// sdram_controller
module sdram_controller (
    wr_addr,
    wr_data,
    wr_enable,
    rd_addr,
    rd_data,
    rd_ready,
    rd_enable,
    busy, rst_n, clk,
    addr, bank_addr, data_in, data_out, data_oe, clock_enable, cs_n, ras_n, cas_n, we_n,
    data_mask_low, data_mask_high
);
parameter ROW_WIDTH = 13;
parameter COL_WIDTH = 9;
parameter BANK_WIDTH = 2;
parameter SDRADDR_WIDTH = ROW_WIDTH > COL_WIDTH ? ROW_WIDTH : COL_WIDTH;
parameter HADDR_WIDTH = BANK_WIDTH + ROW_WIDTH + COL_WIDTH;
parameter CLK_FREQUENCY = 133;   
parameter REFRESH_TIME =  32;    
parameter REFRESH_COUNT = 8192;  
localparam CYCLES_BETWEEN_REFRESH = ( CLK_FREQUENCY
                                      * 1_000
                                      * REFRESH_TIME
                                    ) / REFRESH_COUNT;
localparam IDLE      = 5'b00000;
localparam INIT_NOP1 = 5'b01000,
           INIT_PRE1 = 5'b01001,
           INIT_NOP1_1=5'b00101,
           INIT_REF1 = 5'b01010,
           INIT_NOP2 = 5'b01011,
           INIT_REF2 = 5'b01100,
           INIT_NOP3 = 5'b01101,
           INIT_LOAD = 5'b01110,
           INIT_NOP4 = 5'b01111;
localparam REF_PRE  =  5'b00001,
           REF_NOP1 =  5'b00010,
  ...
make LEC_CHECK=0 CAP_MARGIN=20 CORE_MARGIN=2 CORE_UTILIZATION=58 CTS_CLUSTER_DIAMETER=105 CTS_CLUSTER_SIZE=29 HOLD_SLACK_MARGIN=0.29 PLACE_DENSITY=0.84 SLEW_MARGIN=30 finish   # period 2.34 ns
run.sh (not shown) runs the stock make flow with config.mk's settings and CLKGATE_MAP_FILE=.
The baseline completed and failed the layout checks on setup timing.
Then changed:
Settings changed: CORE_UTILIZATION 58 to 40, CTS_CLUSTER_DIAMETER 105 to not set, CTS_CLUSTER_SIZE 29 to not set, HOLD_SLACK_MARGIN 0.29 to not set, PLACE_DENSITY 0.84 to 0.6, SLEW_MARGIN 30 to 20.
Clock period 2.34 ns to 4.09 ns, I/O delays scaled along.
Outcome: Now the flow completed without violations. Wire length shrinks by 18%. Total power decreases by 45%. Global-route usage falls by 13 points. Core utilization came out lower by 32 points. Sequential power is lower by 43%. Via count goes down by 13%. Cell count went down by 1.8%. Worst hold slack degrades by 0.010 ns. Clock power decreases by 48%.
Then changed:
Settings changed: CORE_ASPECT_RATIO set to 1.99, CORE_UTILIZATION 40 to 67.
Clock period 4.09 ns to 7.5 ns, I/O delays scaled along.
What happened: The new run finished with timing, DRC and antenna clean. Synthesized area is unchanged. First-iteration DRC count went up to 3.7 times its value. Via count went up by a quarter to a third. Die area went down by well over a third. Total power went down by well over a third. Clock-buffer cell count went up by 2. Routed wire length went up by well over a third.
Then changed:
Settings changed: CORE_ASPECT_RATIO 1.99 to 0.5, CORE_MARGIN 2 to 9, CORE_UTILIZATION 67 to 61.
Result: The changed run finished clean. Wire length drops by 3.4%. Sequential share of layout area drops by 0.37 points. Area after synthesis does not change. Worst hold slack stays flat. Total power climbs by 5.9%. Cell count climbs by 0.85%. First-iteration DRC count drops by 40%. Cell area climbs by 1.2%. Sequential cell count stays the same.
Then changed:
Settings changed: CORE_ASPECT_RATIO 0.5 to not set, CORE_MARGIN 9 to 2, CORE_UTILIZATION 61 to 42.
Clock period 7.5 ns to 4.09 ns, I/O delays scaled along.
Outcome: Global-route usage fell by 8.7 points; clock skew is about the same; worst hold slack got worse by 0.0066 ns; power climbs by 65%; clock power goes up by 45%; synthesized area is unchanged; routed wire length is lower by 30%.
Then changed:
Settings changed: ABC_AREA set to 1, CORE_UTILIZATION 42 to 72, CTS_CLUSTER_DIAMETER set to 178, CTS_CLUSTER_SIZE set to 99.
Clock period 4.09 ns to 3.03 ns, I/O delays scaled along.
Outcome: The new run did not get past global placement. Synthesized cell count increases by 20%. Die area decreases by 41%. Synthesized area decreases by 1.2%.

Starting RTL as in the previous note.
==> flow/design.v (excerpt) <==
module sdram_controller (
    wr_addr,
    wr_data,
    wr_enable,
    rd_addr,
    rd_data,
    rd_ready,
    rd_enable,
    busy, rst_n, clk,
    addr, bank_addr, data_in, data_out, data_oe, clock_enable, cs_n, ras_n, cas_n, we_n,
    data_mask_low, data_mask_high
);
clock: 2.27 ns
lec_check: 0
abc_area: 1
cap_margin: 20
core_margin: 2
core_utilization: 69
cts_cluster_diameter: 172
cts_cluster_size: 96
place_density: 0.6
setup_slack_margin: -0.08
slew_margin: 20
The first run never finished: it broke off in global placement (3_3_place_gp).
Change:
CORE_UTILIZATION = 63   (was 69)
CTS_CLUSTER_DIAMETER = 391   (was 172)
After rerunning:
- With this change the flow completed and failed the layout checks on negative setup slack
- die size is higher by roughly a tenth
- area after synthesis is unchanged
- synthesized cell count stays the same

== run A ==
Starting RTL as in the previous note.
## sdram_controller
module sdram_controller (
    wr_addr,
    wr_data,
    wr_enable,
    rd_addr,
    rd_data,
    rd_ready,
    rd_enable,
    busy, rst_n, clk,
    addr, bank_addr, data_in, data_out, data_oe, clock_enable, cs_n, ras_n, cas_n, we_n,
    data_mask_low, data_mask_high
);
make LEC_CHECK=0 CAP_MARGIN=20 CELL_PAD_IN_SITES_DETAIL_PLACEMENT=0 CORE_ASPECT_RATIO=1.65 CORE_MARGIN=3 CORE_UTILIZATION=65 CTS_CLUSTER_SIZE=19 GPL_TIMING_DRIVEN=0 HOLD_SLACK_MARGIN=0.05 MAX_ROUTING_LAYER=met5 MIN_ROUTING_LAYER=met1 PLACE_DENSITY_LB_ADDON=0.13 SETUP_SLACK_MARGIN=-0.26 SLEW_MARGIN=10 TNS_END_PERCENT=60 finish   # period 4.09 ns
What ended run A was a tool error in 3_3_place_gp; the run never finished.
Here is what was changed in the inputs of run B compared with run A.
Settings: CORE_UTILIZATION: 65 -> 72; SETUP_SLACK_MARGIN: -0.26 -> 0.42; ABC_AREA: unset -> 1; CORE_MARGIN: 3 -> 2; CTS_CLUSTER_SIZE: 19 -> 40; GPL_TIMING_DRIVEN: 0 -> 1; PLACE_DENSITY_LB_ADDON: 0.13 -> 0.05; the clock period (ns, I/O delays scaled along): 4.09 -> 1.42.
==> comparison <==
No final results exist for run B, since it was stopped by error FLW-0024 during 3_3_place_gp.
In run B, the die outline height came out 7.8 µm below the value in run A.
Boundary pin count: run B vs run A identical
Core region area (run B over run A): decrease, 11%
On count of flip-flops with a built-in enable after synthesis, run B and run A are neck and neck.
Synthesized area divided by synthesized cell count: run B vs run A down 1.5 µm²
Taking run A as the reference point, the area after synthesis of run B falls by 1.2%.
Relative to run A, the placement row count of run B is lower by about 5.4%.
Higher simple-gate area share of the yosys netlist goes to run B over run A.
Sequential area share after synthesis, run B and run A, lower one = run A.
Relative to run A, chip area estimate from yosys synthesis decreased by 51 µm² in run B.
Run B ended up with a lower total die size than run A did.
> inputs changed (run B -> run C)
Settings: a change of SETUP_SLACK_MARGIN from 0.42 to 0.01; a change of CORE_ASPECT_RATIO from 1.65 to 1.34; a change of CTS_CLUSTER_SIZE from 40 to 37; a change of HOLD_SLACK_MARGIN from 0.05 to 0.29; a deleted ABC_AREA that had been 1; a change of SLEW_MARGIN from 10 to 30; a change of CORE_UTILIZATION from 72 to 67; a deleted PLACE_DENSITY_LB_ADDON that had been 0.05; a change of the clock period (ns, I/O delays scaled along) from 1.42 to 2.8.
Notes after the runs:
- Run C never completed, since it errored out during 5_1_grt.
- Per the comparison of run C with run B, synthesized cell area +1.2%; number of flops mapped to enable cells by yosys neither gained nor lost much.
- Between run B and run C, starting utilization of the core area is lower for run C, run B comes in above that.
What run D does differently from run C at the input level:
Settings: an added PLACE_DENSITY_LB_ADDON of 0.26; a change of HOLD_SLACK_MARGIN from 0.29 to 0.05; a change of CORE_UTILIZATION from 67 to 72; a change of CORE_ASPECT_RATIO from 1.34 to 1.65.
--- outcome ---
Run D: it failed with a tool error in 3_3_place_gp, so there are no final results.
Note that the die area recorded for run D amounts to 0.936 times the value seen in run C.
Run D against run C: Yosys chip area held; floorplan core area went down 510 µm².
Power and IR drop assume default switching activity.
